==> trial 84: inputs <==
==> flow/design.v <==
module ari_unit #(parameter width =16,parameter MSB=32)  
(      input      [width-1:0] A,
       input      [width-1:0] B,
       input                  clk,
       input                  rest,
       input      [1:0]       alu_fun,
       input                  ari_EN,
       output reg [width-1:0] ari_out,  
       output reg             carry_out,
       output reg             ari_flag
       );
       reg  [width-1:0] ari_out_reg;  
 always @(posedge clk or negedge rest)  
       begin 
         if(!rest)
        ari_out <='b0;
      else
          ari_out <=ari_out_reg;
       end  
 always @(*)
      begin 
        carry_out=1'b0;
        ari_flag=1'b0;
        ari_out_reg='b0;
        if(ari_EN)
          begin
          case(alu_fun)    
          2'b00: begin
                 { carry_out,ari_out_reg}=A+B;
                  ari_flag=1'b1;
                  end 
          2'b01:begin
                {carry_out,ari_out_reg}=A-B;                  
                 ari_flag=1'b1;
                end                               
          2'b10:begin
                ari_out_reg=A*B;
                ari_flag=1'b1;
                end                                 
          2'b11:begin
                if(B=='b0)
                  ari_out_reg={width{1'b1}};  
                else
                  ari_out_reg=A/B;
                ari_flag=1'b1;
               end                   
          default: ari_out_reg='b0; 
          endcase
        end  
        else
            begin
            ari_out_reg='b0;
            end   
      end
  endmodule   
module cmp_unit #(parameter width =16)  
(      input      [width-1:0] A,
       input      [width-1:0] B,
       input                  clk,
       input                  rest,
       input      [1:0]       alu_fun,
       input                  cmp_EN,
       output reg [width-1:0] cmp_out,
       output reg             cmp_flag
       );
       reg [width-1:0]  cmp_out_reg; 
 always @(posedge clk or negedge rest)   
       begin 
         if(!rest)
        cmp_out <='b0;
      else
          cmp_out <=cmp_out_reg;
       end  
 always @(*)
      begin 
        cmp_flag=1'b0;
        cmp_out_reg=1'b0;
        if(cmp_EN)
          begin
              case(alu_fun)    
              2'b00: begin
                        cmp_out_reg='b0;
                        cmp_flag=1'b1;
                     end                                       
              2'b01:begin
                     if(A==B)
                       begin
                        cmp_out_reg='b1;
                        cmp_flag=1'b1;
                       end 
                      else
                        begin
                        cmp_out_reg='b0;
                        end
                    end
              2'b10:begin
                     if(A>B)
                       begin
                        cmp_out_reg='b10;
                        cmp_flag=1'b1;
                       end 
                      else
                        begin
                        cmp_out_reg='b0;
                        end
                    end
              2'b11:begin
                     if(A<B)
                       begin
                        cmp_out_reg='b11;
                        cmp_flag=1'b1;
                       end 
                      else
                        begin
                        cmp_out_reg='b0;
                        end
                    end
              default: cmp_out_reg='b0; 
              endcase
       end        
       else
          begin
          cmp_out_reg='b0;
          end 
      end
  endmodule   
module log_unit #(parameter width =16)  
(      input      [width-1:0] A,
       input      [width-1:0] B,
       input                  clk,
       input                  rest,
       input      [1:0]       alu_fun,
       input                  log_EN,
       output reg [width-1:0] log_out,
       output reg             log_flag
       );
       reg  [width-1:0] log_out_reg; 
 always @(posedge clk or negedge rest)   
       begin 
         if(!rest)
        log_out <=1'b0;
      else
          log_out <=log_out_reg;
       end  
 always @(*)
      begin 
        log_flag=1'b0;
        log_out_reg='b0;
        if(log_EN)
        begin  
             case(alu_fun)    
             2'b00: begin                    
                        log_out_reg=A&B;
                        log_flag=1'b1;
                    end                                     
            2'b01:begin     
                        log_out_reg=A|B;
                        log_flag=1'b1;
                   end     
            2'b10:begin                  
                        log_out_reg=~(A&B);
                        log_flag=1'b1;
                  end                    
           2'b11:begin           
                        log_out_reg=~(A|B);
                        log_flag=1'b1;
                 end                  
           default: log_out_reg='b0; 
          endcase  
        end
        else
            begin
            log_out_reg='b0;
            end
      end      
  endmodule   
module shift_unit #(parameter width =16)  
(      input      [width-1:0] A,
       input      [width-1:0] B,
       input                  clk,
       input                  rest,
       input      [1:0]       alu_fun,
       input                  shift_EN,
       output reg [(width*2)-1:0] shift_out,
       output reg             shift_flag
       );
       reg  [(width*2)-1:0]  shift_out_reg; 
 always @(posedge clk or negedge rest)   
       begin 
         if(!rest)
        shift_out <='b0;
      else
          shift_out <=shift_out_reg;
       end  
 always @(*)
      begin 
        shift_flag=1'b0;
        shift_out_reg='b0;
        if(shift_EN)
          begin
          case(alu_fun)    
              2'b00:begin              
                        shift_out_reg=A>>1;
                        shift_flag=1'b1;
                    end                                   
              2'b01:begin
                        shift_out_reg=A<<1;
                        shift_flag=1'b1;
                    end                 
              2'b10:begin
                        shift_out_reg=B>>1;
                        shift_flag=1'b1;
                    end 
              2'b11:begin   
                        shift_out_reg=B<<1;
                        shift_flag=1'b1;
                    end 
             default: shift_out_reg='b0; 
             endcase  
          end
          else
             begin
             shift_out_reg='b0;
             end
      end       
  endmodule   
module dec_unit   
(     
       input           [1:0]     alu_fun,
       output    reg             ari_EN,
       output    reg             log_EN,
       output    reg             cmp_EN,
       output    reg             shift_EN
       );
 always @(*)  
       begin 
       ari_EN=1'b0;
       log_EN=1'b0;
       cmp_EN=1'b0;
       shift_EN=1'b0;
       casex(alu_fun)
         2'b00:ari_EN=1'b1;
         2'b11:shift_EN=1'b1;
         2'b10:cmp_EN=1'b1;
         2'b01:log_EN=1'b1;
         default: begin
                   ari_EN=1'b0;
                   log_EN=1'b0;
                   cmp_EN=1'b0;
                   shift_EN=1'b0;
                  end
       endcase           
       end         
endmodule 
module ALU_TOP #(parameter wid =16,parameter MB=32)   
  (
   input  wire [wid-1:0] A,
   input  wire [wid-1:0] B,
   input  wire [3:0]     alu_fun,
   input  wire           clk,
   input  wire           rest,
   output wire  [wid-1:0]  ari_out,   
   output wire            carry_out,
   output wire            ari_flag,
   output wire  [wid-1:0] log_out,
   output wire            log_flag,
   output wire  [wid-1:0] cmp_out,
   output wire            cmp_flag,
   output wire  [wid-1:0] shift_out,
   output wire            shift_flag
   ); 
  wire  AR_EN,LO_EN,CM_EN,SH_EN; 
  wire [1:0]  ms,ls;
  assign ms=alu_fun[1:0];
  assign ls=alu_fun[3:2];
  ari_unit U_arithmatic (
  .A(A),
  .B(B),
  .clk(clk),
  .rest(rest),
  .alu_fun(ms),
  .ari_EN(AR_EN),
  .ari_out(ari_out),
  .carry_out(carry_out),
  .ari_flag(ari_flag)
  );
  cmp_unit U_compare (
  .A(A),
  .B(B),
  .clk(clk),
  .rest(rest),
  .alu_fun(ms),
  .cmp_EN(CM_EN),
  .cmp_out(cmp_out),
  .cmp_flag(cmp_flag)
  );
  log_unit U_logic (
  .A(A),
  .B(B),
  .clk(clk),
  .rest(rest),
  .alu_fun(ms),
  .log_EN(LO_EN),
  .log_out(log_out),
  .log_flag(log_flag)
  );
  shift_unit U_shift (
  .A(A),
  .B(B),
  .clk(clk),
  .rest(rest),
  .alu_fun(ms),
  .shift_EN(SH_EN),
  .shift_out(shift_out),
  .shift_flag(shift_flag)
  );
  dec_unit U_decoder (
  .alu_fun(ls),
  .cmp_EN(CM_EN),
  .ari_EN(AR_EN),
  .shift_EN(SH_EN),
  .log_EN(LO_EN)
  );
endmodule 
==> flow/run.sh <==
#!/bin/bash
# the make line also repeats each setting of config.mk as NAME=value (left out here)
make -C /OpenROAD-flow-scripts/flow DESIGN_CONFIG=/design/flow/config.mk WORK_HOME=/design/flow/orfs CLKGATE_MAP_FILE= finish
==> flow/config.mk <==
export PLATFORM = sky130hd
export DESIGN_NAME = ALU_TOP
export DESIGN_NICKNAME = ALU_TOP
export VERILOG_FILES = /design/flow/design.v
export SDC_FILE = /design/flow/constraint.sdc
export NUM_CORES = 4
export LEC_CHECK = 0
export CAP_MARGIN = 20
export CORE_MARGIN = 2
export CORE_UTILIZATION = 40
export CTS_CLUSTER_DIAMETER = 398
export CTS_CLUSTER_SIZE = 98
export SLEW_MARGIN = 20
export TNS_END_PERCENT = 10
==> flow/constraint.sdc <==
create_clock -name core_clock -period 35.0 [get_ports {clk}]
set_input_delay 7.0000 -clock core_clock [delete_from_list [all_inputs] [get_ports {clk}]]
set_output_delay 7.0000 -clock core_clock [all_outputs]
set_load 0.01 [all_outputs]
==> trial 10 (differences from trial 84) <==
CORE_UTILIZATION = 61   (was 40)
CTS_CLUSTER_DIAMETER = unset   (was 398)
CTS_CLUSTER_SIZE = unset   (was 98)
SETUP_SLACK_MARGIN = 5.0   (was unset)
TNS_END_PERCENT = 5   (was 10)
==> trial 42 (differences from trial 84) <==
CTS_CLUSTER_DIAMETER = 116   (was 398)
==> build 59 (differences from trial 84) <==
CORE_UTILIZATION = 66   (was 40)
CTS_CLUSTER_DIAMETER = unset   (was 398)
CTS_CLUSTER_SIZE = unset   (was 98)
TNS_END_PERCENT = unset   (was 10)
==> flow/constraint.sdc (replaced) <==
create_clock -name core_clock -period 28.7 [get_ports {clk}]
set_input_delay 5.7400 -clock core_clock [delete_from_list [all_inputs] [get_ports {clk}]]
set_output_delay 5.7400 -clock core_clock [all_outputs]
set_load 0.01 [all_outputs]
==> summary of the runs <==
Trial 10 finished with timing, DRC and antenna clean. Trial 84 produced a clean layout. Build 59 did not get past 5_1_grt on GRT-0232. Trial 42 ran to the end with no violations. Critical path depth is the same in trial 42 and trial 84. Between trial 84 and trial 10, the lower first-iteration DRC count is in trial 84 (gap about 22%, measured against trial 10). Via count: trial 42 is lower than trial 10 (about 8%). Die area is the same in trial 42 and trial 84. Against trial 84, the cell count of trial 10 is smaller by about 1.1%. Total power: trial 42 is smaller than trial 10 (about 7%).
Power is estimated from default activity; no workload was simulated.
